[flow/run.sh]
#!/bin/bash
# the make line also repeats each setting of config.mk as NAME=value (left out here)
make -C /OpenROAD-flow-scripts/flow DESIGN_CONFIG=/design/flow/config.mk WORK_HOME=/design/flow/orfs CLKGATE_MAP_FILE= finish
[flow/design.v]
`timescale 1ns / 1ps
module axi_timer_averager_functional (
    input  logic        CLK            ,
    input  logic        RESET          ,
    input  logic        START_TIMER    ,
    input  logic        STOP_TIMER     ,
    input  logic        AVG_MSMT_ENABLE,
    input  logic [ 4:0] AVG_MSMT_LIMIT ,
    output logic [31:0] MSMT_VALUE     ,
    output logic        MSMT_VALID     ,
    output logic [63:0] AVG_MSMT_VALUE ,
    output logic [31:0] MSMT_COUNT     ,
    input  logic [ 3:0] LOAD_EN        ,
    input  logic [31:0] LOAD_DATA      ,
    input  logic [ 3:0] LOAD_STRB      
);
    function automatic logic [31:0] merge_bytes(input logic [31:0] old_value, input logic [31:0] new_value, input logic [3:0] strb);
        for (int b = 0; b < 4; b++)
            merge_bytes[b*8 +: 8] = strb[b] ? new_value[b*8 +: 8] : old_value[b*8 +: 8];
    endfunction
    logic d_start_timer;
    logic start_event  ;
    logic d_stop_timer;
    logic stop_event  ;
    localparam logic IDLE_ST = 1'b0;
    localparam logic MSMT_ST = 1'b1;
    logic [31:0] measurement_value;
    logic current_state;
    logic [31:0] avg_msmt_count;
    logic [31:0] avg_msmt_limit;
    logic [63:0] avg_msmt_value        ;
    logic [63:0] avg_msmt_value_shifted;
    logic        avg_msmt_value_valid  ;
    logic [31:0] avg_msmt_limit_rom [0:31];
    always_comb begin
        for (int i = 0; i < 32; i++)
            avg_msmt_limit_rom[i] = 32'h00000001 << i;
    end
    logic d_avg_msmt_enable;
    logic avg_msmt_event;
    always_ff @(posedge CLK) begin : MSMT_COUNT_processing  
        if (RESET)
            MSMT_COUNT <= 32'd1;
        else
            MSMT_COUNT <= avg_msmt_count + 1;
    end 
    always_comb begin 
        MSMT_VALUE = measurement_value;
    end 
    always_ff @(posedge CLK) begin 
        if (RESET)
            d_start_timer <= 1'b0;
        else
            d_start_timer <= START_TIMER ;
    end 
    always_ff @(posedge CLK) begin 
        if (RESET) begin 
            start_event <= 1'b0;
        end else if (!d_start_timer & START_TIMER) begin 
            start_event <= 1'b1;
        end else begin 
            start_event <= 1'b0;
        end 
    end 
    always_ff @(posedge CLK) begin 
        if (RESET)
            d_stop_timer <= 1'b0;
        else
            d_stop_timer <= STOP_TIMER;
    end 
    always_ff @(posedge CLK) begin 
        if (RESET) begin 
            stop_event <= 1'b0;
        end else if (!d_stop_timer & STOP_TIMER) begin 
            stop_event <= 1'b1;
        end else begin 
            stop_event <= 1'b0;
        end 
    end 
    always_ff @(posedge CLK) begin : current_state_processing 
        if (RESET) begin 
            current_state <= IDLE_ST;
        end else begin 
            case (current_state)
                IDLE_ST : 
                    if (start_event) begin 
                        current_state <= MSMT_ST;
                    end else begin 
                        current_state <= current_state;
                    end 
                MSMT_ST : 
                    if (stop_event) begin 
                        current_state <= IDLE_ST;
                    end else begin 
                        current_state <= current_state;
                    end 
                default : 
                    current_state <= current_state;
            endcase  
        end 
    end 
    always_ff @(posedge CLK) begin : measurement_value_processing 
        if (RESET) begin 
            measurement_value <= '0;
        end else if (LOAD_EN[3]) begin 
            measurement_value <= merge_bytes(measurement_value, LOAD_DATA, LOAD_STRB);
        end else begin 
            case (current_state)
                MSMT_ST : 
                    measurement_value <= measurement_value + 1;
                default : 
                    measurement_value <= '0;
            endcase  
        end 
    end 
    always_ff @(posedge CLK) begin : MSMT_VALID_processing 
        if (RESET) begin 
            MSMT_VALID <= 1'b0;
        end else begin 
            case (current_state) 
                MSMT_ST : 
                    if (stop_event) begin 
                        MSMT_VALID <= 1'b1;
                    end else begin 
                        MSMT_VALID <= 1'b0;
                    end 
                default : 
                    MSMT_VALID <= 1'b0;
            endcase  
        end 
    end 
    always_ff @(posedge CLK) begin : avg_msmt_count_processing 
        if (RESET) begin 
            avg_msmt_count <= '0;
        end else if (LOAD_EN[2]) begin 
            avg_msmt_count <= merge_bytes(avg_msmt_count, LOAD_DATA, LOAD_STRB);
        end else if ((avg_msmt_count == avg_msmt_limit) | !AVG_MSMT_ENABLE) begin 
            avg_msmt_count <= '0;
        end else begin 
            if (MSMT_VALID) begin 
                avg_msmt_count <= avg_msmt_count + 1;
            end else begin 
                avg_msmt_count <= avg_msmt_count;
            end 
        end 
    end 
    always_ff @(posedge CLK) begin : d_avg_msmt_enable_processing 
        if (RESET)
            d_avg_msmt_enable <= 1'b0;
        else
            d_avg_msmt_enable <= AVG_MSMT_ENABLE;
    end 
    always_ff @(posedge CLK) begin 
        if (RESET) begin 
            avg_msmt_event <= 1'b0;
        end else if (AVG_MSMT_ENABLE & !d_avg_msmt_enable) begin 
            avg_msmt_event <= 1'b1;
        end else begin 
            avg_msmt_event <= 1'b0;
        end 
    end 
    always_ff @(posedge CLK) begin : avg_msmt_limit_processing 
        if (RESET) begin 
            avg_msmt_limit <= '0;
        end else if (avg_msmt_event) begin 
            avg_msmt_limit <= avg_msmt_limit_rom[AVG_MSMT_LIMIT];
        end else begin 
            avg_msmt_limit <= avg_msmt_limit;
        end 
    end 
    always_ff @(posedge CLK) begin : avg_msmt_value_processing 
        if (RESET) begin 
            avg_msmt_value <= '0;
        end else if (LOAD_EN[0]) begin 
            avg_msmt_value[31:0] <= merge_bytes(avg_msmt_value[31:0], LOAD_DATA, LOAD_STRB);
        end else if (LOAD_EN[1]) begin 
            avg_msmt_value[63:32] <= merge_bytes(avg_msmt_value[63:32], LOAD_DATA, LOAD_STRB);
        end else if (avg_msmt_limit == avg_msmt_count) begin 
            avg_msmt_value <= '0;
        end else begin 
            if (AVG_MSMT_ENABLE) begin 
                if (MSMT_VALID) begin 
                        avg_msmt_value <= avg_msmt_value + measurement_value;
                end else begin 
                    avg_msmt_value <= avg_msmt_value;
                end 
            end else begin 
                avg_msmt_value <= '0;
            end 
        end 
    end 
    always_ff @(posedge CLK) begin : avg_msmt_value_shifted_processing 
        if (RESET) begin 
            avg_msmt_value_shifted <= '0;
        end else begin 
            case (AVG_MSMT_LIMIT) 
                5'h00   : avg_msmt_value_shifted <= avg_msmt_value[63:0];
                5'h01   : avg_msmt_value_shifted <= avg_msmt_value[63:1];
                5'h02   : avg_msmt_value_shifted <= avg_msmt_value[63:2];
                5'h03   : avg_msmt_value_shifted <= avg_msmt_value[63:3];
                5'h04   : avg_msmt_value_shifted <= avg_msmt_value[63:4];
                5'h05   : avg_msmt_value_shifted <= avg_msmt_value[63:5];
                5'h06   : avg_msmt_value_shifted <= avg_msmt_value[63:6];
                5'h07   : avg_msmt_value_shifted <= avg_msmt_value[63:7];
                5'h08   : avg_msmt_value_shifted <= avg_msmt_value[63:8];
                5'h09   : avg_msmt_value_shifted <= avg_msmt_value[63:9];
                5'h0a   : avg_msmt_value_shifted <= avg_msmt_value[63:10];
                5'h0b   : avg_msmt_value_shifted <= avg_msmt_value[63:11];
                5'h0c   : avg_msmt_value_shifted <= avg_msmt_value[63:12];
                5'h0d   : avg_msmt_value_shifted <= avg_msmt_value[63:13];
                5'h0e   : avg_msmt_value_shifted <= avg_msmt_value[63:14];
                5'h0f   : avg_msmt_value_shifted <= avg_msmt_value[63:15];
                5'h10   : avg_msmt_value_shifted <= avg_msmt_value[63:16];
                5'h11   : avg_msmt_value_shifted <= avg_msmt_value[63:17];
                5'h12   : avg_msmt_value_shifted <= avg_msmt_value[63:18];
                5'h13   : avg_msmt_value_shifted <= avg_msmt_value[63:19];
                5'h14   : avg_msmt_value_shifted <= avg_msmt_value[63:20];
                5'h15   : avg_msmt_value_shifted <= avg_msmt_value[63:21];
                5'h16   : avg_msmt_value_shifted <= avg_msmt_value[63:22];
                5'h17   : avg_msmt_value_shifted <= avg_msmt_value[63:23];
                5'h18   : avg_msmt_value_shifted <= avg_msmt_value[63:24];
                5'h19   : avg_msmt_value_shifted <= avg_msmt_value[63:25];
                5'h1a   : avg_msmt_value_shifted <= avg_msmt_value[63:26];
                5'h1b   : avg_msmt_value_shifted <= avg_msmt_value[63:27];
                5'h1c   : avg_msmt_value_shifted <= avg_msmt_value[63:28];
                5'h1d   : avg_msmt_value_shifted <= avg_msmt_value[63:29];
                5'h1e   : avg_msmt_value_shifted <= avg_msmt_value[63:30];
                5'h1f   : avg_msmt_value_shifted <= avg_msmt_value[63:31];
                default : avg_msmt_value_shifted <= avg_msmt_value[63:31];
            endcase  
        end 
    end 
    always_ff @(posedge CLK) begin : avg_msmt_value_valid_processing 
        if (RESET) begin 
            avg_msmt_value_valid <= 1'b0;
        end else if (avg_msmt_count == avg_msmt_limit) begin 
            avg_msmt_value_valid <= 1'b1;
        end else begin 
            avg_msmt_value_valid <= 1'b0;
        end 
    end
    always_ff @(posedge CLK) begin 
        if (RESET) begin 
            AVG_MSMT_VALUE <= '0;
        end else if (avg_msmt_value_valid) begin 
            AVG_MSMT_VALUE <= avg_msmt_value_shifted;
        end else begin 
            AVG_MSMT_VALUE <= AVG_MSMT_VALUE;
        end 
    end 
endmodule
`timescale 1 ns / 1 ps
module axi_timer_averager #(
    parameter integer DEFAULT_SAMPLES_SERIE = 2,
    parameter integer S_AXI_LITE_DATA_WIDTH = 32  ,
    parameter integer S_AXI_LITE_ADDR_WIDTH = 32
) (
    input  logic                                 CLK               ,
    input  logic                                 RESETN            ,
    input  logic [    S_AXI_LITE_ADDR_WIDTH-1:0] S_AXI_LITE_AWADDR ,
    input  logic [                          2:0] S_AXI_LITE_AWPROT ,
    input  logic                                 S_AXI_LITE_AWVALID,
    output logic                                 S_AXI_LITE_AWREADY,
    input  logic [    S_AXI_LITE_DATA_WIDTH-1:0] S_AXI_LITE_WDATA  ,
    input  logic [(S_AXI_LITE_DATA_WIDTH/8)-1:0] S_AXI_LITE_WSTRB  ,
    input  logic                                 S_AXI_LITE_WVALID ,
    output logic                                 S_AXI_LITE_WREADY ,
    output logic [                          1:0] S_AXI_LITE_BRESP  ,
    output logic                                 S_AXI_LITE_BVALID ,
    input  logic                                 S_AXI_LITE_BREADY ,
    input  logic [    S_AXI_LITE_ADDR_WIDTH-1:0] S_AXI_LITE_ARADDR ,
    input  logic [                          2:0] S_AXI_LITE_ARPROT ,
    input  logic                                 S_AXI_LITE_ARVALID,
    output logic                                 S_AXI_LITE_ARREADY,
    output logic [    S_AXI_LITE_DATA_WIDTH-1:0] S_AXI_LITE_RDATA  ,
    output logic [                          1:0] S_AXI_LITE_RRESP  ,
    output logic                                 S_AXI_LITE_RVALID ,
    input  logic                                 S_AXI_LITE_RREADY ,
    output logic [                         31:0] MSMT_VALUE        ,
    output logic                                 MSMT_VALID        ,
    input  logic                                 INTR
);
    logic [S_AXI_LITE_ADDR_WIDTH-1:0] axi_awaddr ;
    logic                             axi_awready;
    logic                             axi_wready ;
    logic [                      1:0] axi_bresp  ;
    logic                             axi_bvalid ;
    logic [S_AXI_LITE_ADDR_WIDTH-1:0] axi_araddr ;
    logic                             axi_arready;
    logic [S_AXI_LITE_DATA_WIDTH-1:0] axi_rdata  ;
    logic [                      1:0] axi_rresp  ;
    logic                             axi_rvalid ;
    localparam integer ADDR_LSB          = (S_AXI_LITE_DATA_WIDTH/32) + 1;
    localparam integer OPT_MEM_ADDR_BITS = 5                             ;
    logic                                                            slv_reg_rden                          ;
    logic                                                            slv_reg_wren                          ;
    logic [S_AXI_LITE_DATA_WIDTH-1:0]                                reg_data_out                          ;
    logic                                                            aw_en                                 ;
    logic        start_timer       ;
    logic        stop_timer        ;
    logic        avg_msmt_enable   ;
    logic [ 4:0] avg_msmt_limit    ;
    logic [31:0] msmt_count_reg    ;
    logic [63:0] avg_msmt_value_reg;
    logic [ 3:0] load_en           ;
    always_comb begin : S_AXI_LITE_processing 
        S_AXI_LITE_AWREADY = axi_awready;
        S_AXI_LITE_WREADY  = axi_wready;
        S_AXI_LITE_BRESP   = axi_bresp;
        S_AXI_LITE_BVALID  = axi_bvalid;
        S_AXI_LITE_ARREADY = axi_arready;
        S_AXI_LITE_RDATA   = axi_rdata;
        S_AXI_LITE_RRESP   = axi_rresp;
    end 
    always_ff @( posedge CLK ) begin : S_AXI_LITE_RVALID_proc
        if (~RESETN)
            S_AXI_LITE_RVALID <= 1'b0;
        else
            S_AXI_LITE_RVALID <= axi_rvalid;
    end 
    always_ff @( posedge CLK ) begin : axi_awready_proc
        if (~RESETN)
            axi_awready <= 1'b0;
        else    
            if (~axi_awready & S_AXI_LITE_AWVALID & S_AXI_LITE_WVALID & aw_en)
                axi_awready <= 1'b1;
            else 
                if (S_AXI_LITE_BREADY & axi_bvalid)
                    axi_awready <= 1'b0;
                else
                    axi_awready <= 1'b0;
    end       
    always_ff @( posedge CLK ) begin : aw_en_proc
        if (~RESETN)
            aw_en <= 1'b1;
        else
            if (~axi_awready & S_AXI_LITE_AWVALID & S_AXI_LITE_WVALID & aw_en)
                aw_en <= 1'b0;
            else 
                if (S_AXI_LITE_BREADY & axi_bvalid)
                    aw_en <= 1'b1;
    end       
    always_ff @( posedge CLK ) begin : axi_awaddr_proc
        if (~RESETN)
            axi_awaddr <= '0;
        else
            if (~axi_awready & S_AXI_LITE_AWVALID & S_AXI_LITE_WVALID & aw_en)
                axi_awaddr <= S_AXI_LITE_AWADDR;
    end       
    always_ff @( posedge CLK ) begin : axi_wready_proc
        if (~RESETN)
            axi_wready <= 1'b0;
        else    
            if (~axi_wready & S_AXI_LITE_WVALID & S_AXI_LITE_AWVALID & aw_en )
                axi_wready <= 1'b1;
            else
                axi_wready <= 1'b0;
    end       
    always_comb begin : slv_reg_wren_processing  
        slv_reg_wren = axi_wready & S_AXI_LITE_WVALID & axi_awready & S_AXI_LITE_AWVALID;
    end
    always_ff @( posedge CLK ) begin : axi_bvalid_proc
        if (~RESETN)
            axi_bvalid  <= 1'b0;
        else
            if (axi_awready & S_AXI_LITE_AWVALID & ~axi_bvalid & axi_wready & S_AXI_LITE_WVALID)
                axi_bvalid <= 1'b1;
            else
                if (S_AXI_LITE_BREADY & axi_bvalid)
                    axi_bvalid <= 1'b0; 
    end   
    always_ff @( posedge CLK ) begin : axi_bresp_proc
        if (~RESETN)
            axi_bresp   <= 2'b0;
        else
            if (axi_awready & S_AXI_LITE_AWVALID & ~axi_bvalid & axi_wready & S_AXI_LITE_WVALID)
                axi_bresp  <= 2'b0;  
    end   
    always_ff @( posedge CLK ) begin : axi_arready_proc
        if (~RESETN)
            axi_arready <= 1'b0;
        else    
            if (~axi_arready & S_AXI_LITE_ARVALID)
                axi_arready <= 1'b1;
            else
                axi_arready <= 1'b0;
    end       
    always_ff @( posedge CLK ) begin : axi_araddr_proc
        if (~RESETN)
            axi_araddr  <= 32'b0;
        else    
            if (~axi_arready & S_AXI_LITE_ARVALID)
                axi_araddr  <= S_AXI_LITE_ARADDR;
    end       
    always_ff @( posedge CLK ) begin : axi_rvalid_proc
        if (~RESETN)
            axi_rvalid <= 1'b0;
        else
            if (axi_arready & S_AXI_LITE_ARVALID & ~axi_rvalid)
                axi_rvalid <= 1'b1;
            else 
                if (axi_rvalid & S_AXI_LITE_RREADY)
                    axi_rvalid <= 1'b0;
    end    
    always_ff @( posedge CLK ) begin : axi_rresp_proc
        if (~RESETN)
            axi_rresp  <= '0;
        else
            if (axi_arready & S_AXI_LITE_ARVALID & ~axi_rvalid)
                axi_rresp  <= 2'b0;  
    end    
    always_ff @(posedge CLK) begin : slv_reg_rden_proc
        if (~RESETN)
            slv_reg_rden <= 1'b0;
        else
            slv_reg_rden <= axi_arready & S_AXI_LITE_ARVALID & ~axi_rvalid;
    end 
    always_ff @(posedge CLK) begin
        if (~RESETN)
            reg_data_out <= '0;
        else
        case ( axi_araddr[ADDR_LSB+OPT_MEM_ADDR_BITS:ADDR_LSB] )
            8'h00   : reg_data_out <= {31'b0, stop_timer};
            8'h01   : reg_data_out <= {16'b0, 3'b0, avg_msmt_limit, 7'b0, avg_msmt_enable};
            8'h02   : reg_data_out <= avg_msmt_value_reg[31:0];
            8'h03   : reg_data_out <= avg_msmt_value_reg[63:32];
            8'h04   : reg_data_out <= msmt_count_reg[31:0];
            default : reg_data_out <= '0;
        endcase
    end
    always_ff @(posedge CLK) begin
        if (~RESETN)
            axi_rdata <= '0;
        else if (slv_reg_rden)
            axi_rdata <= reg_data_out;      
    end    
    always_ff @(posedge CLK) begin : stop_timer_processing 
        if (~RESETN) begin 
            stop_timer <= 1'b0;
        end else begin 
            if (slv_reg_wren) begin 
                if (axi_awaddr[ADDR_LSB + OPT_MEM_ADDR_BITS : ADDR_LSB] == 0) begin 
                    if (S_AXI_LITE_WSTRB[0]) begin 
                        stop_timer <= S_AXI_LITE_WDATA[0];
                    end else begin 
                        stop_timer <= 1'b0;
                    end 
                end else begin 
                    stop_timer <= 1'b0;
                end 
            end else begin 
                stop_timer <= 1'b0;
            end 
        end 
    end 
    always_ff @(posedge CLK) begin : avg_msmt_enable_processing 
        if (~RESETN) begin 
            avg_msmt_enable <= 1'b0;
        end else begin 
            if (slv_reg_wren) begin 
                if (axi_awaddr[ADDR_LSB + OPT_MEM_ADDR_BITS : ADDR_LSB] == 1) begin 
                    if (S_AXI_LITE_WSTRB[0]) begin 
                        avg_msmt_enable <= S_AXI_LITE_WDATA[0];
                    end else begin 
                        avg_msmt_enable <= avg_msmt_enable;
                    end 
                end else begin 
                    avg_msmt_enable <= avg_msmt_enable;
                end 
            end else begin 
                avg_msmt_enable <= avg_msmt_enable;
            end 
        end 
    end 
    always_ff @(posedge CLK) begin : avg_msmt_limit_processing 
        if (~RESETN) begin 
            avg_msmt_limit <= DEFAULT_SAMPLES_SERIE;
        end else begin 
            if (slv_reg_wren) begin 
                if (axi_awaddr[ADDR_LSB + OPT_MEM_ADDR_BITS : ADDR_LSB] == 1) begin 
                    if (S_AXI_LITE_WSTRB[1]) begin 
                        avg_msmt_limit <= S_AXI_LITE_WDATA[12:8];
                    end else begin 
                        avg_msmt_limit <= avg_msmt_limit;
                    end 
                end else begin 
                    avg_msmt_limit <= avg_msmt_limit;
                end 
            end else begin 
                avg_msmt_limit <= avg_msmt_limit;
            end 
        end 
    end 
    always_ff @(posedge CLK) begin : start_timer_processing 
        if (~RESETN)
            start_timer <= 1'b0;
        else
            start_timer <= INTR;
    end 
    always_comb begin : load_en_processing 
        load_en[0] = slv_reg_wren & (axi_awaddr[ADDR_LSB + OPT_MEM_ADDR_BITS : ADDR_LSB] == 2);
        load_en[1] = slv_reg_wren & (axi_awaddr[ADDR_LSB + OPT_MEM_ADDR_BITS : ADDR_LSB] == 3);
        load_en[2] = slv_reg_wren & (axi_awaddr[ADDR_LSB + OPT_MEM_ADDR_BITS : ADDR_LSB] == 4);
        load_en[3] = slv_reg_wren & (axi_awaddr[ADDR_LSB + OPT_MEM_ADDR_BITS : ADDR_LSB] == 5);
    end
    axi_timer_averager_functional axi_timer_averager_functional_inst (
        .CLK            (CLK               ),
        .RESET          (~RESETN           ),
        .START_TIMER    (start_timer       ),
        .STOP_TIMER     (stop_timer        ),
        .AVG_MSMT_ENABLE(avg_msmt_enable   ),
        .AVG_MSMT_LIMIT (avg_msmt_limit    ),
        .MSMT_VALUE     (MSMT_VALUE        ),
        .MSMT_VALID     (MSMT_VALID        ),
        .AVG_MSMT_VALUE (avg_msmt_value_reg),
        .MSMT_COUNT     (msmt_count_reg    ),
        .LOAD_EN        (load_en           ),
        .LOAD_DATA      (S_AXI_LITE_WDATA  ),
        .LOAD_STRB      (S_AXI_LITE_WSTRB  )
    );
endmodule
[flow/constraint.sdc]
create_clock -name core_clock -period 2.65 [get_ports {CLK}]
set_input_delay 0.5300 -clock core_clock [delete_from_list [all_inputs] [get_ports {CLK}]]
set_output_delay 0.5300 -clock core_clock [all_outputs]
set_load 0.01 [all_outputs]
[flow/config.mk]
export PLATFORM = sky130hd
export DESIGN_NAME = axi_timer_averager
export DESIGN_NICKNAME = axi_timer_averager
export VERILOG_FILES = /design/flow/design.v
export SDC_FILE = /design/flow/constraint.sdc
export NUM_CORES = 4
export LEC_CHECK = 0
export ABC_AREA = 1
export CAP_MARGIN = 20
export CELL_PAD_IN_SITES_DETAIL_PLACEMENT = 0
export CELL_PAD_IN_SITES_GLOBAL_PLACEMENT = 0
export CORE_MARGIN = 2
export CORE_UTILIZATION = 44
export GPL_ROUTABILITY_DRIVEN = 1
export SLEW_MARGIN = 20
==> impl_metrics.xml, run 1 <==
<?xml version="1.0" encoding="UTF-8"?>
<metrics>
  <group name="run_status">
    <metric name="run_status" unit="">failed layout checks</metric>
    <metric name="check-failures" unit="">setup timing</metric>
  </group>
  <group name="setup_path">
    <metric name="max_fo_critical_path" unit="">10</metric>
    <metric name="arrival" unit="ns">3.26</metric>
    <metric name="crit_path_top_delay_cell" unit="">sky130_fd_sc_hd__inv_1</metric>
    <metric name="cp_data_required_time" unit="ns">3.16</metric>
    <metric name="reg2regPathDepth" unit="">9</metric>
    <metric name="r2r_slack" unit="ns">-0.11</metric>
    <metric name="critPathCaptureType" unit="">flop</metric>
    <metric name="path_delay_family" unit="">buffers and inverters</metric>
    <metric name="timing.critical_path.buf_inv" unit="">3</metric>
    <metric name="path_depth" unit="">9</metric>
    <metric name="criticalPathCategory" unit="">reg -&gt; reg</metric>
    <metric name="critical_path_launch_point_type" unit="">flop</metric>
    <metric name="critical_path.max_stage_delay" unit="ns">0.71</metric>
    <metric name="cpMostUsedCell" unit="">sky130_fd_sc_hd__inv_1</metric>
    <metric name="series_of_cell_instances_along_the_critical_path" unit="">inv_1 &gt; buf_4 &gt; o22ai_1 &gt; a21oi_1 &gt; nand4_1 &gt; nor2_1 &gt; nand3b_1 &gt; nand2_1 &gt; inv_1</metric>
  </group>
  <group name="final_timing">
    <metric name="layout_min_cycle_time" unit="ns">2.76</metric>
    <metric name="final_critical_path_setup_slack" unit="ns">-0.108</metric>
    <metric name="unrepaired_setup_endpoints_after_global_routing" unit="">yes</metric>
    <metric name="max-slew-margin-rel" unit="%">36.8</metric>
    <metric name="period_used_share" unit="%">104</metric>
    <metric name="report.final.hold_viol_count" unit="">0</metric>
    <metric name="final-max-slew-violation-count" unit="">0</metric>
    <metric name="timing.setup.tns" unit="ns">-0.163</metric>
    <metric name="worst_clock_skew" unit="ns">0.0375</metric>
    <metric name="finalSetupViolCount" unit="">2</metric>
    <metric name="worst-slew-pin-transition" unit="ns">0.947</metric>
    <metric name="hold_ws" unit="ns">0.265</metric>
    <metric name="maxClockFrequency" unit="MHz">363</metric>
  </group>
  <group name="power">
    <metric name="largest_pwr_group" unit="">the clock network</metric>
    <metric name="clkPwrFrac" unit="%">47.8</metric>
    <metric name="power.ir.vdd_worst" unit="V">0.000472</metric>
    <metric name="switching_portion_of_total_power" unit="%">25.0</metric>
    <metric name="share_seq_of_total_power" unit="%">46.6</metric>
    <metric name="seq_power" unit="mW">6.47</metric>
    <metric name="static_leakage" unit="nW">16.0</metric>
    <metric name="pwr_density_cell" unit="mW/mm^2">370</metric>
    <metric name="part_of_the_power_in_combinational_logic" unit="%">5.6</metric>
    <metric name="psw" unit="mW">3.48</metric>
    <metric name="comb_power" unit="mW">0.783</metric>
    <metric name="intPower" unit="mW">10.4</metric>
    <metric name="p_clk" unit="mW">6.65</metric>
  </group>
  <group name="yosys">
    <metric name="synthDominantAreaCellType" unit="">sky130_fd_sc_hd__dfxtp_1</metric>
    <metric name="simple_gate_share" unit="%">34.2</metric>
    <metric name="count_of_flip_flops_with_a_built_in_enable_after_synthesis" unit="">0</metric>
    <metric name="synth.yosys.seq_area_share" unit="%">26.7</metric>
    <metric name="synth.cell_area" unit="sq mm">0.0315</metric>
    <metric name="synthesized_flop_and_latch_total" unit="">421</metric>
    <metric name="post_synth_num_cell_types" unit="">51</metric>
    <metric name="synthesis.yosys.warnings" unit="">3</metric>
    <metric name="syn-instance-count" unit="">5365</metric>
    <metric name="yosys.area_share.xor_xnor" unit="%">2.11</metric>
    <metric name="synth_top_area_cells" unit="">sky130_fd_sc_hd__dfxtp_1 27%, sky130_fd_sc_hd__nand2_1 15%, sky130_fd_sc_hd__o22ai_1 12%</metric>
    <metric name="yosys.area.top_type_share" unit="%">26.7</metric>
    <metric name="ys_area" unit="sq mm">0.0315</metric>
    <metric name="postSynth.topFlopCell" unit="">sky130_fd_sc_hd__dfxtp_1</metric>
    <metric name="synth-async-reset-ratio" unit="%">0</metric>
    <metric name="synth.area.mux_share" unit="%">0</metric>
    <metric name="synth_dominant_cell_count" unit="">sky130_fd_sc_hd__nand2_1</metric>
    <metric name="aoi_share" unit="%">23.0</metric>
    <metric name="post_synth_main_logic_family" unit="">simple AND/OR/NAND/NOR gates</metric>
    <metric name="synth_stat.cells" unit="">5365</metric>
    <metric name="synthTopCellsByCount" unit="">1,234 x sky130_fd_sc_hd__nand2_1, 885 x sky130_fd_sc_hd__nor2_1, 625 x sky130_fd_sc_hd__o22ai_1, 546 x sky130_fd_sc_hd__inv_1, 421 x sky130_fd_sc_hd__dfxtp_1</metric>
    <metric name="post_synthesis_area_per_instance" unit="sq um">5.88</metric>
    <metric name="fa_ha_area_share" unit="%">1.41</metric>
  </group>
  <group name="layout">
    <metric name="finalNetCount" unit="">5631</metric>
    <metric name="area_growth_syn_to_fin" unit="%">19.1</metric>
    <metric name="nFillCells" unit="">7313</metric>
    <metric name="final_util" unit="%">52.7</metric>
    <metric name="number_of_standard_cells_in_the_final_layout_excluding_fillers" unit="">6477</metric>
  </group>
  <group name="clock_tree">
    <metric name="clock.latency.late_pin" unit="ns">0.62</metric>
    <metric name="cts_buffers" unit="">46</metric>
    <metric name="clock_tree_from_tritoncts" unit="">yes</metric>
    <metric name="htree_levels" unit="">2</metric>
    <metric name="cts.hold.buffers_added" unit="">0</metric>
    <metric name="clk_path_buf_depth" unit="">3</metric>
    <metric name="clock_sinks" unit="">421</metric>
    <metric name="worst_setup_hold_path_clk_slew" unit="ns">0.07</metric>
    <metric name="root_buffer" unit="">sky130_fd_sc_hd__clkbuf_16</metric>
  </group>
  <group name="drt">
    <metric name="average_detailed_routed_wire_length_per_instance" unit="microns">27.5</metric>
    <metric name="route.vias.total" unit="">42000</metric>
    <metric name="antenna_violating_nets_post_route" unit="">0</metric>
    <metric name="drt-total-wl" unit="mm">178</metric>
    <metric name="drt_iter0_drc" unit="">8425</metric>
    <metric name="post-route-drc-count" unit="">0</metric>
    <metric name="drt-pass1-iter-count" unit="">15</metric>
    <metric name="drt-vias-per-instance" unit="">6.49</metric>
  </group>
  <group name="run">
    <metric name="warnings" unit="">88</metric>
    <metric name="max-cap-violations" unit="">0</metric>
  </group>
  <group name="place">
    <metric name="dpl.cell_count" unit="">6381</metric>
    <metric name="buffer_ports.inserted" unit="">125</metric>
    <metric name="dp.final_hpwl" unit="mm">120</metric>
    <metric name="preCtsSetupSlack" unit="ns">-0.0488</metric>
    <metric name="globalplace.congestion" unit="">1.12</metric>
  </group>
  <group name="die">
    <metric name="floorplan.core_area" unit="sq mm">0.0712</metric>
    <metric name="num_io_pins" unit="">188</metric>
    <metric name="fp.dieH" unit="microns">272</metric>
    <metric name="rows" unit="">98</metric>
    <metric name="chipArea" unit="sq mm">0.0738</metric>
    <metric name="die-width" unit="microns">272</metric>
    <metric name="fp_util" unit="%">44.3</metric>
  </group>
  <group name="grt">
    <metric name="largest_net_degree_at_the_start_of_global_routing" unit="">110</metric>
    <metric name="grt_pass1_vias" unit="">38200</metric>
    <metric name="grt_usage" unit="%">46.3</metric>
    <metric name="grt_overflow" unit="">0</metric>
    <metric name="grt_antenna_before_repair" unit="">18</metric>
    <metric name="grt_pass1_wl" unit="mm">255</metric>
  </group>
  <group name="hold_path">
    <metric name="worst_hold_path.num_cells" unit="">3</metric>
    <metric name="hold_path_startpoint" unit="">RESETN</metric>
    <metric name="hold_path.class" unit="">in -&gt; reg</metric>
  </group>
</metrics>
layer usage:
metal | vias to the layer above | part of all wire, % | GRT usage, %
met2 | 3660 | 38 | 64.1
met4 | 18 | 11 | 35.5
met5 | - | 0.14 | 2.18
li1 | 18100 | - | -
met3 | 1356 | 15 | 19.4
met1 | 18800 | 36 | 56.2
final cells by class:
class | count | area, sq um | area share [%]
Clock buffer | 62 | 1320 | 3.52
Inverter | 589 | 2220 | 5.92
Multi-Input combinational cell | 3941 | 19300 | 51.3
Sequential cell | 421 | 8430 | 22.4
Antenna cell | 7 | 17.5 | 0.0466
Timing Repair Buffer | 483 | 4860 | 12.9
Clock inverter | 24 | 248 | 0.659
Tap cell | 950 | 1190 | 3.16
repair_timing:
action | 4_1_cts | 5_1_grt
resized | 1 | 32
gates cloned | 0 | 1
endpoints found under the setup margin | 1 | 31
pin swaps | 0 | 1
buffers inserted | 0 | 2
per-stage QoR:
stage / area [sq um] / total power, mW
floorplan: 31600 / 6.99
global placement: 35800 / 7.36
detailed placement: 35800 / 7.37
CTS: 37400 / 13.9
global route: 37600 / 14.3
finish: 37600 / 13.9
==> run 2: changes to the inputs <==
- ABC_AREA: 1 -> unset
- CELL_PAD_IN_SITES_DETAIL_PLACEMENT: 0 -> 1
- CELL_PAD_IN_SITES_GLOBAL_PLACEMENT: 0 -> 2
- CORE_UTILIZATION: 44 -> 35
- clock period: 2.65 -> 8.0 ns (I/O delays scaled with it)
==> run 2 against run 1 <==
Net effect: the run now finishes clean; clock skew increased by 0.0066 ns; utilization decreased by 13 points; synthesized cell count shrank 33%; final cell count down 31%; die size increased by 13%; worst setup slack improved by 3.6 ns; final area is 15% lower; register-to-register slack improved by 3.7 ns; global-route usage is 8.3 points lower; worst hold slack improved by 0.12 ns; non-clock buffer count fell by 257; largest power group unchanged.
==> impl_metrics.xml, run 2 <==
<?xml version="1.0" encoding="UTF-8"?>
<metrics>
  <group name="run_status">
    <metric name="run_status" unit="">complete, no violations</metric>
  </group>
  <group name="yosys">
    <metric name="ys_area" unit="sq mm">0.0284</metric>
    <metric name="synth.yosys.seq_area_share" unit="%">29.7</metric>
    <metric name="synthDominantAreaCellType" unit="">sky130_fd_sc_hd__dfxtp_1</metric>
    <metric name="postSynth.topFlopCell" unit="">sky130_fd_sc_hd__dfxtp_1</metric>
    <metric name="synth-async-reset-ratio" unit="%">0</metric>
    <metric name="synthesized_flop_and_latch_total" unit="">421</metric>
    <metric name="count_of_flip_flops_with_a_built_in_enable_after_synthesis" unit="">0</metric>
    <metric name="aoi_share" unit="%">34.6</metric>
    <metric name="yosys.area_share.xor_xnor" unit="%">2.80</metric>
    <metric name="synthesis.yosys.warnings" unit="">3</metric>
    <metric name="post_synth_main_logic_family" unit="">AND-OR/OR-AND gates</metric>
    <metric name="synthTopCellsByCount" unit="">425 x sky130_fd_sc_hd__nor2_1, 421 x sky130_fd_sc_hd__dfxtp_1, 393 x sky130_fd_sc_hd__clkbuf_1, 257 x sky130_fd_sc_hd__a22oi_1, 226 x sky130_fd_sc_hd__a221oi_1</metric>
    <metric name="synth_dominant_cell_count" unit="">sky130_fd_sc_hd__nor2_1</metric>
    <metric name="synth.area.mux_share" unit="%">5.75</metric>
    <metric name="yosys.area.top_type_share" unit="%">29.7</metric>
    <metric name="post_synthesis_area_per_instance" unit="sq um">7.94</metric>
    <metric name="synth_top_area_cells" unit="">sky130_fd_sc_hd__dfxtp_1 30%, sky130_fd_sc_hd__a221oi_1 7.0%, sky130_fd_sc_hd__a22oi_1 6.8%</metric>
    <metric name="synth_stat.cells" unit="">3579</metric>
    <metric name="post_synth_num_cell_types" unit="">94</metric>
    <metric name="syn-instance-count" unit="">3579</metric>
    <metric name="fa_ha_area_share" unit="%">1.57</metric>
    <metric name="synth.cell_area" unit="sq mm">0.0284</metric>
    <metric name="simple_gate_share" unit="%">18.4</metric>
  </group>
  <group name="drt">
    <metric name="drt-pass1-iter-count" unit="">9</metric>
    <metric name="post-route-drc-count" unit="">0</metric>
    <metric name="antenna_violating_nets_post_route" unit="">0</metric>
    <metric name="drt-total-wl" unit="mm">164</metric>
    <metric name="drt_iter0_drc" unit="">4588</metric>
    <metric name="average_detailed_routed_wire_length_per_instance" unit="microns">36.7</metric>
    <metric name="drt-vias-per-instance" unit="">7.35</metric>
    <metric name="route.vias.total" unit="">32900</metric>
  </group>
  <group name="die">
    <metric name="fp_util" unit="%">35.3</metric>
    <metric name="rows" unit="">104</metric>
    <metric name="floorplan.core_area" unit="sq mm">0.0804</metric>
    <metric name="chipArea" unit="sq mm">0.0835</metric>
    <metric name="num_io_pins" unit="">188</metric>
    <metric name="die-width" unit="microns">289</metric>
    <metric name="fp.dieH" unit="microns">289</metric>
  </group>
  <group name="power">
    <metric name="p_clk" unit="mW">2.49</metric>
    <metric name="largest_pwr_group" unit="">the clock network</metric>
    <metric name="seq_power" unit="mW">2.11</metric>
    <metric name="switching_portion_of_total_power" unit="%">24.5</metric>
    <metric name="pwr_density_cell" unit="mW/mm^2">150</metric>
    <metric name="psw" unit="mW">1.17</metric>
    <metric name="share_seq_of_total_power" unit="%">44.1</metric>
    <metric name="part_of_the_power_in_combinational_logic" unit="%">3.9</metric>
    <metric name="comb_power" unit="mW">0.188</metric>
    <metric name="static_leakage" unit="nW">10.9</metric>
    <metric name="clkPwrFrac" unit="%">52.0</metric>
    <metric name="power.ir.vdd_worst" unit="V">0.000152</metric>
    <metric name="intPower" unit="mW">3.62</metric>
  </group>
  <group name="hold_path">
    <metric name="hold_path.class" unit="">reg -&gt; reg</metric>
    <metric name="hold_end" unit="">axi_timer_averager_functional_inst.start_event</metric>
    <metric name="worst_hold_path.num_cells" unit="">1</metric>
    <metric name="hold_path_startpoint" unit="">axi_timer_averager_functional_inst.d_start_timer</metric>
  </group>
  <group name="clock_tree">
    <metric name="clk_path_buf_depth" unit="">3</metric>
    <metric name="cts.hold.buffers_added" unit="">0</metric>
    <metric name="clock_tree_from_tritoncts" unit="">yes</metric>
    <metric name="clock_sinks" unit="">421</metric>
    <metric name="root_buffer" unit="">sky130_fd_sc_hd__clkbuf_16</metric>
    <metric name="htree_levels" unit="">2</metric>
    <metric name="ctsResizeCount" unit="">0</metric>
    <metric name="cts_buffers" unit="">51</metric>
    <metric name="postCtsSetupRepairBufs" unit="">0</metric>
    <metric name="clock.latency.late_pin" unit="ns">0.65</metric>
    <metric name="worst_setup_hold_path_clk_slew" unit="ns">0.06</metric>
  </group>
  <group name="setup_path">
    <metric name="series_of_cell_instances_along_the_critical_path" unit="">clkdlybuf4s50_1 &gt; nand4_1 &gt; or3_1 &gt; nor2_4 &gt; nand2_1 &gt; o21ai_1 &gt; nand2_1 &gt; o311ai_1 &gt; a31oi_1</metric>
    <metric name="r2r_slack" unit="ns">3.56</metric>
    <metric name="critical_path.startpoint" unit="">S_AXI_LITE_WVALID</metric>
    <metric name="max_fo_critical_path" unit="">36</metric>
    <metric name="path_delay_family" unit="">simple AND/OR/NAND/NOR gates</metric>
    <metric name="critPathCaptureType" unit="">flop</metric>
    <metric name="cpMostUsedCell" unit="">sky130_fd_sc_hd__nand2_1</metric>
    <metric name="timing.critical_path.buf_inv" unit="">1</metric>
    <metric name="critical_path_launch_point_type" unit="">input pin</metric>
    <metric name="path_depth" unit="">9</metric>
    <metric name="cp_data_required_time" unit="ns">8.50</metric>
    <metric name="crit_path_top_delay_cell" unit="">sky130_fd_sc_hd__nor2_4</metric>
    <metric name="critical_path.max_stage_delay" unit="ns">0.77</metric>
    <metric name="reg2regPathDepth" unit="">7</metric>
    <metric name="arrival" unit="ns">4.97</metric>
    <metric name="worst_r2r_startpoint" unit="">avg_msmt_limit[1]</metric>
    <metric name="criticalPathCategory" unit="">in -&gt; reg</metric>
  </group>
  <group name="place">
    <metric name="buffer_ports.inserted" unit="">125</metric>
    <metric name="dp.final_hpwl" unit="mm">96.7</metric>
    <metric name="globalplace.congestion" unit="">0.887</metric>
    <metric name="dpl.cell_count" unit="">4372</metric>
  </group>
  <group name="layout">
    <metric name="nFillCells" unit="">9421</metric>
    <metric name="area_growth_syn_to_fin" unit="%">12.3</metric>
    <metric name="number_of_standard_cells_in_the_final_layout_excluding_fillers" unit="">4470</metric>
    <metric name="finalNetCount" unit="">3516</metric>
  </group>
  <group name="final_timing">
    <metric name="period_used_share" unit="%">55.8</metric>
    <metric name="unrepaired_setup_endpoints_after_global_routing" unit="">no</metric>
    <metric name="finalSetupViolCount" unit="">0</metric>
    <metric name="worst_clock_skew" unit="ns">0.0441</metric>
    <metric name="timing.setup.tns" unit="ns">0</metric>
    <metric name="layout_min_cycle_time" unit="ns">4.46</metric>
    <metric name="final-max-slew-violation-count" unit="">0</metric>
    <metric name="worst-slew-pin-transition" unit="ns">1.33</metric>
    <metric name="report.final.hold_viol_count" unit="">0</metric>
    <metric name="maxClockFrequency" unit="MHz">224</metric>
    <metric name="max-slew-margin-rel" unit="%">11.1</metric>
  </group>
  <group name="grt">
    <metric name="grt_pass1_vias" unit="">33500</metric>
    <metric name="grt_overflow" unit="">0</metric>
    <metric name="grt_antenna_before_repair" unit="">16</metric>
    <metric name="grt_pass1_wl" unit="mm">237</metric>
    <metric name="largest_net_degree_at_the_start_of_global_routing" unit="">183</metric>
    <metric name="grt_usage" unit="%">38.0</metric>
  </group>
  <group name="run">
    <metric name="warnings" unit="">89</metric>
    <metric name="max-cap-violations" unit="">0</metric>
  </group>
</metrics>
==> run 2: per-layer routing <==
layer | GRT usage [%] | up-vias | wire length (microns)
li1 | - | 13500 | -
met1 | 48.0 | 16300 | 64500
met2 | 58.3 | 2342 | 71400
met3 | 11.1 | 704 | 18600
met4 | 19.9 | 10 | 9510
met5 | 1.08 | - | 180
==> run 2: final cells by class <==
type	count	area [sq um]	area share (%)
multi-input combinational	2638	18200	57.1
sequential	421	8440	26.5
timing repair buffer	226	2020	6.33
clock buffer	68	1430	4.48
tap	1060	1330	4.16
clock inverter	26	352	1.10
inverter	29	116	0.365
antenna	2	5.00	0.0157
==> run 2: through the flow <==
step           hold slack (ns)  util, %  total power, mW  setup slack (ns)  instance area (sq um)
2_1_floorplan            0.367        -             2.24              4.62                  28400
3_3_place_gp             0.372     37.4             2.34              3.02                  30100
3_5_place_dp             0.381     37.4             2.35              2.89                  30100
4_1_cts                  0.394     39.6             4.84              3.57                  31900
5_1_grt                  0.398     39.7             4.95              3.33                  31900
6_report                 0.389     39.7             4.79              3.54                  31900
==> run 3: changes to the inputs <==
- CELL_PAD_IN_SITES_DETAIL_PLACEMENT: 1 -> 0
- CORE_UTILIZATION: 35 -> 46
- CTS_CLUSTER_DIAMETER: unset -> 256
- GPL_TIMING_DRIVEN: unset -> 1
- MAX_ROUTING_LAYER: unset -> met5
- PLACE_DENSITY_LB_ADDON: unset -> 0.27
- SETUP_SLACK_MARGIN: unset -> 0.48
- TNS_END_PERCENT: unset -> 5
- clock period: 8.0 -> 3.35 ns (I/O delays scaled with it)
==> run 3 against run 2 <==
Net effect: flip-flop count unchanged; clock power up 120%; area after synthesis unchanged; largest cell class unchanged.
==> impl_metrics.xml, run 3 <==
<?xml version="1.0" encoding="UTF-8"?>
<metrics>
  <group name="setup_path">
    <metric name="path_delay_family" unit="">simple AND/OR/NAND/NOR gates</metric>
    <metric name="path_depth" unit="">10</metric>
    <metric name="critical_path.startpoint" unit="">avg_msmt_limit[0]</metric>
    <metric name="cpMostUsedCell" unit="">sky130_fd_sc_hd__buf_4</metric>
    <metric name="reg2regPathDepth" unit="">10</metric>
    <metric name="worst_r2r_startpoint" unit="">avg_msmt_limit[0]</metric>
    <metric name="max_fo_critical_path" unit="">10</metric>
    <metric name="series_of_cell_instances_along_the_critical_path" unit="">nand2b_1 &gt; buf_4 &gt; nor2_4 &gt; buf_12 &gt; a22o_1 &gt; a221oi_1 &gt; nand4_1 &gt; nor3_2 &gt; a211oi_1 &gt; buf_4</metric>
    <metric name="cp_data_required_time" unit="ns">3.82</metric>
    <metric name="criticalPathCategory" unit="">reg -&gt; reg</metric>
    <metric name="arrival" unit="ns">3.63</metric>
    <metric name="crit_path_top_delay_cell" unit="">sky130_fd_sc_hd__nor3_2</metric>
    <metric name="r2r_slack" unit="ns">0.20</metric>
    <metric name="critPathCaptureType" unit="">flop</metric>
    <metric name="timing.critical_path.buf_inv" unit="">3</metric>
    <metric name="critical_path.max_stage_delay" unit="ns">0.69</metric>
    <metric name="critical_path_launch_point_type" unit="">flop</metric>
  </group>
  <group name="yosys">
    <metric name="synth_stat.cells" unit="">3579</metric>
    <metric name="post_synthesis_area_per_instance" unit="sq um">7.94</metric>
    <metric name="synth.cell_area" unit="sq mm">0.0284</metric>
    <metric name="yosys.area.top_type_share" unit="%">29.7</metric>
    <metric name="post_synth_num_cell_types" unit="">94</metric>
    <metric name="synth-async-reset-ratio" unit="%">0</metric>
    <metric name="aoi_share" unit="%">34.6</metric>
    <metric name="post_synth_main_logic_family" unit="">AND-OR/OR-AND gates</metric>
    <metric name="simple_gate_share" unit="%">18.4</metric>
    <metric name="yosys.area_share.xor_xnor" unit="%">2.80</metric>
    <metric name="synth_dominant_cell_count" unit="">sky130_fd_sc_hd__nor2_1</metric>
    <metric name="synthTopCellsByCount" unit="">425 x sky130_fd_sc_hd__nor2_1, 421 x sky130_fd_sc_hd__dfxtp_1, 393 x sky130_fd_sc_hd__clkbuf_1, 257 x sky130_fd_sc_hd__a22oi_1, 226 x sky130_fd_sc_hd__a221oi_1</metric>
    <metric name="syn-instance-count" unit="">3579</metric>
    <metric name="count_of_flip_flops_with_a_built_in_enable_after_synthesis" unit="">0</metric>
    <metric name="synth.area.mux_share" unit="%">5.75</metric>
    <metric name="synthesized_flop_and_latch_total" unit="">421</metric>
    <metric name="synth_top_area_cells" unit="">sky130_fd_sc_hd__dfxtp_1 30%, sky130_fd_sc_hd__a221oi_1 7.0%, sky130_fd_sc_hd__a22oi_1 6.8%</metric>
    <metric name="synth.yosys.seq_area_share" unit="%">29.7</metric>
    <metric name="fa_ha_area_share" unit="%">1.57</metric>
    <metric name="synthesis.yosys.warnings" unit="">3</metric>
    <metric name="synthDominantAreaCellType" unit="">sky130_fd_sc_hd__dfxtp_1</metric>
    <metric name="postSynth.topFlopCell" unit="">sky130_fd_sc_hd__dfxtp_1</metric>
    <metric name="ys_area" unit="sq mm">0.0284</metric>
  </group>
  <group name="layout">
    <metric name="number_of_standard_cells_in_the_final_layout_excluding_fillers" unit="">4454</metric>
    <metric name="finalNetCount" unit="">3770</metric>
    <metric name="area_growth_syn_to_fin" unit="%">19.7</metric>
    <metric name="postLayoutCellArea" unit="sq mm">0.0340</metric>
    <metric name="final_util" unit="%">55.4</metric>
  </group>
  <group name="hold_path">
    <metric name="hold_path.class" unit="">reg -&gt; reg</metric>
    <metric name="hold_end" unit="">axi_timer_averager_functional_inst.start_event</metric>
    <metric name="worst_hold_path.num_cells" unit="">1</metric>
    <metric name="hold_path_startpoint" unit="">axi_timer_averager_functional_inst.d_start_timer</metric>
  </group>
  <group name="final_timing">
    <metric name="final_critical_path_setup_slack" unit="ns">0.196</metric>
    <metric name="final-max-slew-violation-count" unit="">0</metric>
    <metric name="timing.setup.tns" unit="ns">0</metric>
    <metric name="layout_min_cycle_time" unit="ns">3.15</metric>
    <metric name="maxClockFrequency" unit="MHz">317</metric>
    <metric name="unrepaired_setup_endpoints_after_global_routing" unit="">yes</metric>
    <metric name="finalSetupViolCount" unit="">0</metric>
    <metric name="hold_ws" unit="ns">0.382</metric>
    <metric name="max-slew-margin-rel" unit="%">21.0</metric>
    <metric name="worst_clock_skew" unit="ns">0.0335</metric>
    <metric name="period_used_share" unit="%">94.1</metric>
    <metric name="report.final.hold_viol_count" unit="">0</metric>
    <metric name="worst-slew-pin-transition" unit="ns">1.18</metric>
  </group>
  <group name="clock_tree">
    <metric name="root_buffer" unit="">sky130_fd_sc_hd__clkbuf_16</metric>
    <metric name="clk_path_buf_depth" unit="">3</metric>
    <metric name="clock_sinks" unit="">421</metric>
    <metric name="clock.latency.late_pin" unit="ns">0.62</metric>
    <metric name="htree_levels" unit="">2</metric>
    <metric name="cts_buffers" unit="">47</metric>
    <metric name="clock_tree_from_tritoncts" unit="">yes</metric>
    <metric name="worst_setup_hold_path_clk_slew" unit="ns">0.06</metric>
  </group>
  <group name="drt">
    <metric name="drt-total-wl" unit="mm">152</metric>
    <metric name="drt-pass1-iter-count" unit="">17</metric>
    <metric name="drt-vias-per-instance" unit="">7.79</metric>
    <metric name="average_detailed_routed_wire_length_per_instance" unit="microns">34.2</metric>
    <metric name="drt_iter0_drc" unit="">7635</metric>
    <metric name="post-route-drc-count" unit="">0</metric>
    <metric name="route.vias.total" unit="">34700</metric>
    <metric name="antenna_violating_nets_post_route" unit="">0</metric>
  </group>
  <group name="power">
    <metric name="clkPwrFrac" unit="%">49.4</metric>
    <metric name="comb_power" unit="mW">0.476</metric>
    <metric name="switching_portion_of_total_power" unit="%">24.0</metric>
    <metric name="p_clk" unit="mW">5.40</metric>
    <metric name="intPower" unit="mW">8.30</metric>
    <metric name="psw" unit="mW">2.62</metric>
    <metric name="total_power" unit="mW">10.9</metric>
    <metric name="pwr_density_cell" unit="mW/mm^2">321</metric>
    <metric name="seq_power" unit="mW">5.06</metric>
    <metric name="power.ir.vdd_worst" unit="V">0.000363</metric>
    <metric name="share_seq_of_total_power" unit="%">46.3</metric>
    <metric name="largest_pwr_group" unit="">the clock network</metric>
    <metric name="static_leakage" unit="nW">12.3</metric>
    <metric name="part_of_the_power_in_combinational_logic" unit="%">4.4</metric>
  </group>
  <group name="grt">
    <metric name="largest_net_degree_at_the_start_of_global_routing" unit="">90</metric>
    <metric name="grt_antenna_before_repair" unit="">14</metric>
    <metric name="grt_usage" unit="%">45.6</metric>
    <metric name="grt_pass1_vias" unit="">33000</metric>
    <metric name="grt_pass1_wl" unit="mm">220</metric>
    <metric name="grt_overflow" unit="">0</metric>
  </group>
  <group name="place">
    <metric name="preCtsSetupSlack" unit="ns">0.0640</metric>
    <metric name="dpl.cell_count" unit="">4309</metric>
    <metric name="dp.final_hpwl" unit="mm">94.7</metric>
    <metric name="globalplace.congestion" unit="">0.963</metric>
    <metric name="buffer_ports.inserted" unit="">125</metric>
    <metric name="placed_area" unit="sq mm">0.0317</metric>
  </group>
  <group name="die">
    <metric name="fp_util" unit="%">46.3</metric>
    <metric name="num_io_pins" unit="">188</metric>
    <metric name="fp.dieH" unit="microns">253</metric>
    <metric name="rows" unit="">91</metric>
    <metric name="floorplan.core_area" unit="sq mm">0.0614</metric>
    <metric name="die-width" unit="microns">253</metric>
    <metric name="chipArea" unit="sq mm">0.0638</metric>
  </group>
  <group name="run_status">
    <metric name="run_status" unit="">complete, no violations</metric>
  </group>
  <group name="run">
    <metric name="max-cap-violations" unit="">0</metric>
    <metric name="warnings" unit="">87</metric>
  </group>
</metrics>
## run 3: metal layers
layer  track usage [%]  wire, microns  vias to the layer above
li1                  -              -                    14000
met1              54.3          53900                    16200
met2              66.8          62100                     3243
met3              19.3          22500                     1216
met4              29.5          13500                       22
met5              2.01            367                        -
## run 3: final cells by class
type	count	area [sq um]
Fill cell	5598	27400
Multi-Input combinational cell	2645	18400
Tap cell	790	988
Clock buffer	71	1400
Timing Repair Buffer	477	4450
Sequential cell	421	8440
Inverter	29	116
Antenna cell	7	17.5
Clock inverter	14	201
## run 3: repair_timing
action	4_1_cts	5_1_grt
pin swaps	10	8
setup buffers	16	30
cloned	5	2
setup endpoints to repair	76	128
resized	10	16
hold buffers	0	0
==> run 4: changes to the inputs <==
- CELL_PAD_IN_SITES_DETAIL_PLACEMENT: 0 -> 1
- CORE_UTILIZATION: 46 -> 35
- CTS_CLUSTER_DIAMETER: 256 -> unset
- GPL_TIMING_DRIVEN: 1 -> unset
- MAX_ROUTING_LAYER: met5 -> unset
- PLACE_DENSITY_LB_ADDON: 0.27 -> unset
- SETUP_SLACK_MARGIN: 0.48 -> 1.11
- TNS_END_PERCENT: 5 -> unset
- clock period: 3.35 -> 4.58 ns (I/O delays scaled with it)
==> run 4 against run 3 <==
Net effect: critical path type unchanged; combinational power down 31%; clock skew fell by 0.0077 ns; non-clock buffer count fell by 153; count of clock-buffer cells in the layout stayed put; first-iteration DRC count decreased by 33%; largest cell class unchanged; worst hold slack gained 0.0097 ns; sequential share of layout area increased by 0.80 points; clock power down 19%.
==> impl_metrics.xml, run 4 <==
<?xml version="1.0" encoding="UTF-8"?>
<metrics>
  <group name="setup_path">
    <metric name="r2r_slack" unit="ns">0.91</metric>
    <metric name="cp_data_required_time" unit="ns">5.01</metric>
    <metric name="reg2regPathDepth" unit="">8</metric>
    <metric name="max_fo_critical_path" unit="">20</metric>
    <metric name="worst_r2r_startpoint" unit="">avg_msmt_limit[1]</metric>
    <metric name="cpMostUsedCell" unit="">sky130_fd_sc_hd__buf_4</metric>
    <metric name="critical_path_launch_point_type" unit="">flop</metric>
    <metric name="arrival" unit="ns">4.10</metric>
    <metric name="path_delay_family" unit="">simple AND/OR/NAND/NOR gates</metric>
    <metric name="critical_path.max_stage_delay" unit="ns">1.01</metric>
    <metric name="critPathCaptureType" unit="">flop</metric>
    <metric name="timing.critical_path.buf_inv" unit="">2</metric>
    <metric name="path_depth" unit="">8</metric>
    <metric name="crit_path_top_delay_cell" unit="">sky130_fd_sc_hd__nor2_4</metric>
    <metric name="criticalPathCategory" unit="">reg -&gt; reg</metric>
    <metric name="critical_path.startpoint" unit="">avg_msmt_limit[1]</metric>
    <metric name="series_of_cell_instances_along_the_critical_path" unit="">buf_4 &gt; nand2b_2 &gt; nor2_4 &gt; buf_4 &gt; a221oi_1 &gt; nand4_1 &gt; nor3_1 &gt; a211oi_1</metric>
  </group>
  <group name="power">
    <metric name="psw" unit="mW">2.08</metric>
    <metric name="largest_pwr_group" unit="">the clock network</metric>
    <metric name="comb_power" unit="mW">0.330</metric>
    <metric name="switching_portion_of_total_power" unit="%">24.7</metric>
    <metric name="p_clk" unit="mW">4.38</metric>
    <metric name="clkPwrFrac" unit="%">52.1</metric>
    <metric name="power.ir.vdd_worst" unit="V">0.000263</metric>
    <metric name="static_leakage" unit="nW">11.5</metric>
    <metric name="intPower" unit="mW">6.33</metric>
    <metric name="part_of_the_power_in_combinational_logic" unit="%">3.9</metric>
    <metric name="share_seq_of_total_power" unit="%">44.0</metric>
    <metric name="pwr_density_cell" unit="mW/mm^2">255</metric>
    <metric name="seq_power" unit="mW">3.70</metric>
  </group>
  <group name="layout">
    <metric name="sequential_cell_area" unit="sq mm">0.00845</metric>
    <metric name="area_growth_syn_to_fin" unit="%">16.0</metric>
    <metric name="area.combinational" unit="sq mm">0.0183</metric>
    <metric name="nFillCells" unit="">9413</metric>
    <metric name="postLayoutCellArea" unit="sq mm">0.0330</metric>
    <metric name="finalNetCount" unit="">3617</metric>
  </group>
  <group name="die">
    <metric name="chipArea" unit="sq mm">0.0835</metric>
    <metric name="floorplan.core_area" unit="sq mm">0.0804</metric>
    <metric name="die-width" unit="microns">289</metric>
    <metric name="num_io_pins" unit="">188</metric>
    <metric name="fp_util" unit="%">35.3</metric>
    <metric name="rows" unit="">104</metric>
    <metric name="fp.dieH" unit="microns">289</metric>
  </group>
  <group name="clock_tree">
    <metric name="clock_tree_from_tritoncts" unit="">yes</metric>
    <metric name="clock.latency.late_pin" unit="ns">0.64</metric>
    <metric name="root_buffer" unit="">sky130_fd_sc_hd__clkbuf_16</metric>
    <metric name="clock_sinks" unit="">421</metric>
    <metric name="clk_path_buf_depth" unit="">3</metric>
    <metric name="htree_levels" unit="">2</metric>
    <metric name="worst_setup_hold_path_clk_slew" unit="ns">0.07</metric>
    <metric name="cts_buffers" unit="">52</metric>
    <metric name="cts.hold.buffers_added" unit="">0</metric>
  </group>
  <group name="final_timing">
    <metric name="worst_clock_skew" unit="ns">0.0259</metric>
    <metric name="worst-slew-pin-transition" unit="ns">1.26</metric>
    <metric name="timing.setup.tns" unit="ns">0</metric>
    <metric name="finalSetupViolCount" unit="">0</metric>
    <metric name="report.final.hold_viol_count" unit="">0</metric>
    <metric name="unrepaired_setup_endpoints_after_global_routing" unit="">yes</metric>
    <metric name="layout_min_cycle_time" unit="ns">3.67</metric>
    <metric name="max-slew-margin-rel" unit="%">16.1</metric>
    <metric name="maxClockFrequency" unit="MHz">272</metric>
    <metric name="final-max-slew-violation-count" unit="">0</metric>
    <metric name="period_used_share" unit="%">80.2</metric>
  </group>
  <group name="yosys">
    <metric name="post_synth_main_logic_family" unit="">AND-OR/OR-AND gates</metric>
    <metric name="synth.cell_area" unit="sq mm">0.0284</metric>
    <metric name="synth.yosys.seq_area_share" unit="%">29.7</metric>
    <metric name="synth.area.mux_share" unit="%">5.75</metric>
    <metric name="synth_stat.cells" unit="">3579</metric>
    <metric name="synthesized_flop_and_latch_total" unit="">421</metric>
    <metric name="synthDominantAreaCellType" unit="">sky130_fd_sc_hd__dfxtp_1</metric>
    <metric name="ys_area" unit="sq mm">0.0284</metric>
    <metric name="aoi_share" unit="%">34.6</metric>
    <metric name="count_of_flip_flops_with_a_built_in_enable_after_synthesis" unit="">0</metric>
    <metric name="simple_gate_share" unit="%">18.4</metric>
    <metric name="postSynth.topFlopCell" unit="">sky130_fd_sc_hd__dfxtp_1</metric>
    <metric name="synth-async-reset-ratio" unit="%">0</metric>
    <metric name="synth_dominant_cell_count" unit="">sky130_fd_sc_hd__nor2_1</metric>
    <metric name="yosys.area.top_type_share" unit="%">29.7</metric>
    <metric name="yosys.area_share.xor_xnor" unit="%">2.80</metric>
    <metric name="post_synth_num_cell_types" unit="">94</metric>
    <metric name="synthesis.yosys.warnings" unit="">3</metric>
    <metric name="post_synthesis_area_per_instance" unit="sq um">7.94</metric>
    <metric name="synth_top_area_cells" unit="">sky130_fd_sc_hd__dfxtp_1 30%, sky130_fd_sc_hd__a221oi_1 7.0%, sky130_fd_sc_hd__a22oi_1 6.8%</metric>
    <metric name="synthTopCellsByCount" unit="">425 x sky130_fd_sc_hd__nor2_1, 421 x sky130_fd_sc_hd__dfxtp_1, 393 x sky130_fd_sc_hd__clkbuf_1, 257 x sky130_fd_sc_hd__a22oi_1, 226 x sky130_fd_sc_hd__a221oi_1</metric>
    <metric name="syn-instance-count" unit="">3579</metric>
    <metric name="fa_ha_area_share" unit="%">1.57</metric>
  </group>
  <group name="grt">
    <metric name="grt_pass1_vias" unit="">33500</metric>
    <metric name="largest_net_degree_at_the_start_of_global_routing" unit="">91</metric>
    <metric name="grt_pass1_wl" unit="mm">240</metric>
    <metric name="grt_overflow" unit="">0</metric>
    <metric name="grt_antenna_before_repair" unit="">13</metric>
    <metric name="grt_usage" unit="%">38.4</metric>
  </group>
  <group name="hold_path">
    <metric name="worst_hold_path.num_cells" unit="">1</metric>
    <metric name="hold_end" unit="">axi_timer_averager_functional_inst.avg_msmt_event</metric>
    <metric name="hold_path.class" unit="">reg -&gt; reg</metric>
  </group>
  <group name="place">
    <metric name="placed_area" unit="sq mm">0.0310</metric>
    <metric name="dp.final_hpwl" unit="mm">106</metric>
    <metric name="buffer_ports.inserted" unit="">125</metric>
    <metric name="globalplace.congestion" unit="">0.912</metric>
  </group>
  <group name="run_status">
    <metric name="run_status" unit="">complete, no violations</metric>
  </group>
  <group name="drt">
    <metric name="drt-total-wl" unit="mm">167</metric>
    <metric name="post-route-drc-count" unit="">0</metric>
    <metric name="drt_iter0_drc" unit="">5134</metric>
    <metric name="drt-pass1-iter-count" unit="">9</metric>
    <metric name="average_detailed_routed_wire_length_per_instance" unit="microns">36.6</metric>
    <metric name="drt-vias-per-instance" unit="">7.32</metric>
    <metric name="route.vias.total" unit="">33500</metric>
    <metric name="antenna_violating_nets_post_route" unit="">0</metric>
  </group>
  <group name="run">
    <metric name="warnings" unit="">88</metric>
    <metric name="max-cap-violations" unit="">0</metric>
  </group>
</metrics>
-- run 4: cell type report --
cell class	count	area share, %
multi-input combinational	2640	55.4
sequential	421	25.6
timing repair buffer	324	8.98
clock buffer	71	4.56
tap	1060	4.02
clock inverter	27	0.998
inverter	29	0.353
antenna	5	0.0380
-- run 4: per-layer routing --
metal | wire length (microns) | GRT usage (%)
met2 | 71600 | 58.4
met3 | 19500 | 10.7
met1 | 66000 | 49.4
met4 | 10300 | 20.4
met5 | 26 | 0
-- run 4: stage by stage --
| stage | setup slack, ns | util (%) | hold WS (ns) | std cells | total power [mW] |
|---|---|---|---|---|---|
| finish | 0.908 | 41.0 | 0.392 | 4577 | 8.41 |
| global route | 1.02 | 41.0 | 0.400 | 4572 | 8.65 |
| CTS | 1.10 | 40.9 | 0.392 | 4570 | 8.48 |
| detailed placement | 0.687 | 38.6 | 0.379 | 4470 | 4.11 |
| global placement | 0.746 | 38.6 | 0.369 | 4470 | 4.10 |
| floorplan | 1.39 | - | 0.367 | 3582 | 3.92 |
-- run 4: what timing repair did --
item,in CTS,in global routing
gates resized,10,14
pin swaps,1,3
setup endpoints to repair,29,28
endpoints found under the hold margin,0,0
setup buffers,2,0
gates cloned,0,2
==> run 5: changes to the inputs <==
- CELL_PAD_IN_SITES_DETAIL_PLACEMENT: 1 -> unset
- CELL_PAD_IN_SITES_GLOBAL_PLACEMENT: 2 -> unset
- CORE_ASPECT_RATIO: unset -> 0.58
- CORE_MARGIN: 2 -> 5
- CORE_UTILIZATION: 35 -> 40
- CTS_CLUSTER_DIAMETER: unset -> 33
- CTS_CLUSTER_SIZE: unset -> 43
- GPL_ROUTABILITY_DRIVEN: 1 -> unset
- GPL_TIMING_DRIVEN: unset -> 0
- MAX_ROUTING_LAYER: unset -> met4
- MIN_ROUTING_LAYER: unset -> met2
- PLACE_DENSITY_LB_ADDON: unset -> 0.18
- SETUP_SLACK_MARGIN: 1.11 -> unset
- SLEW_MARGIN: 20 -> 25
- clock period: 4.58 -> 8.0 ns (I/O delays scaled with it)
==> run 5 against run 4 <==
Net effect: the run now fails in global routing; area after synthesis stayed put; die size is 8.2% lower; synthesized cell count stayed put.
==> impl_metrics.xml, run 5 <==
<?xml version="1.0" encoding="UTF-8"?>
<metrics>
  <group name="clock_tree">
    <metric name="clk_path_buf_depth" unit="">3</metric>
    <metric name="root_buffer" unit="">sky130_fd_sc_hd__clkbuf_16</metric>
    <metric name="cts_buffers" unit="">57</metric>
    <metric name="postCtsSetupRepairBufs" unit="">0</metric>
    <metric name="ctsResizeCount" unit="">0</metric>
    <metric name="clock_sinks" unit="">421</metric>
    <metric name="htree_levels" unit="">2</metric>
    <metric name="cts.hold.buffers_added" unit="">0</metric>
  </group>
  <group name="yosys">
    <metric name="syn-instance-count" unit="">3579</metric>
    <metric name="fa_ha_area_share" unit="%">1.57</metric>
    <metric name="yosys.area.top_type_share" unit="%">29.7</metric>
    <metric name="post_synth_num_cell_types" unit="">94</metric>
    <metric name="post_synthesis_area_per_instance" unit="sq um">7.94</metric>
    <metric name="synthDominantAreaCellType" unit="">sky130_fd_sc_hd__dfxtp_1</metric>
    <metric name="synth.yosys.seq_area_share" unit="%">29.7</metric>
    <metric name="synth-async-reset-ratio" unit="%">0</metric>
    <metric name="synth_stat.cells" unit="">3579</metric>
    <metric name="synthTopCellsByCount" unit="">425 x sky130_fd_sc_hd__nor2_1, 421 x sky130_fd_sc_hd__dfxtp_1, 393 x sky130_fd_sc_hd__clkbuf_1, 257 x sky130_fd_sc_hd__a22oi_1, 226 x sky130_fd_sc_hd__a221oi_1</metric>
    <metric name="synth_dominant_cell_count" unit="">sky130_fd_sc_hd__nor2_1</metric>
    <metric name="post_synth_main_logic_family" unit="">AND-OR/OR-AND gates</metric>
    <metric name="synthesized_flop_and_latch_total" unit="">421</metric>
    <metric name="count_of_flip_flops_with_a_built_in_enable_after_synthesis" unit="">0</metric>
    <metric name="synthesis.yosys.warnings" unit="">3</metric>
    <metric name="aoi_share" unit="%">34.6</metric>
    <metric name="postSynth.topFlopCell" unit="">sky130_fd_sc_hd__dfxtp_1</metric>
    <metric name="ys_area" unit="sq mm">0.0284</metric>
    <metric name="simple_gate_share" unit="%">18.4</metric>
    <metric name="synth.cell_area" unit="sq mm">0.0284</metric>
    <metric name="yosys.area_share.xor_xnor" unit="%">2.80</metric>
    <metric name="synth.area.mux_share" unit="%">5.75</metric>
    <metric name="synth_top_area_cells" unit="">sky130_fd_sc_hd__dfxtp_1 30%, sky130_fd_sc_hd__a221oi_1 7.0%, sky130_fd_sc_hd__a22oi_1 6.8%</metric>
  </group>
  <group name="die">
    <metric name="floorplan.core_area" unit="sq mm">0.0704</metric>
    <metric name="chipArea" unit="sq mm">0.0767</metric>
    <metric name="fp_util" unit="%">40.4</metric>
    <metric name="rows" unit="">74</metric>
    <metric name="die-width" unit="microns">360</metric>
    <metric name="fp.dieH" unit="microns">213</metric>
    <metric name="num_io_pins" unit="">188</metric>
  </group>
  <group name="run_status">
    <metric name="outcome.stop_stage" unit="">global routing</metric>
    <metric name="run_status" unit="">stopped before the end</metric>
    <metric name="flow.first_error" unit="">[ERROR GRT-0116] Global routing finished with congestion. Check the congestion regions in the DRC Viewer.</metric>
  </group>
  <group name="place">
    <metric name="placed_area" unit="sq mm">0.0310</metric>
    <metric name="buffer_ports.inserted" unit="">121</metric>
    <metric name="dp.final_hpwl" unit="mm">165</metric>
    <metric name="globalplace.congestion" unit="">1.51</metric>
  </group>
  <group name="grt">
    <metric name="grt_usage" unit="%">108</metric>
    <metric name="grt_overflow" unit="">6191</metric>
  </group>
</metrics>
==> run 5: metrics by stage <==
step,cells,worst slack [ns]
floorplan,3582,4.62
global placement,4653,2.33
detailed placement,4656,3.09
CTS,4762,3.07
==> run 5: metal layers <==
layer  overflow  global-route usage (%)
met1          -                       -
met2        907                    98.5
met3       4807                     136
met4        477                    83.5
met5          -                       -
Power figures rest on the tool's default switching activity, not on a simulated workload.
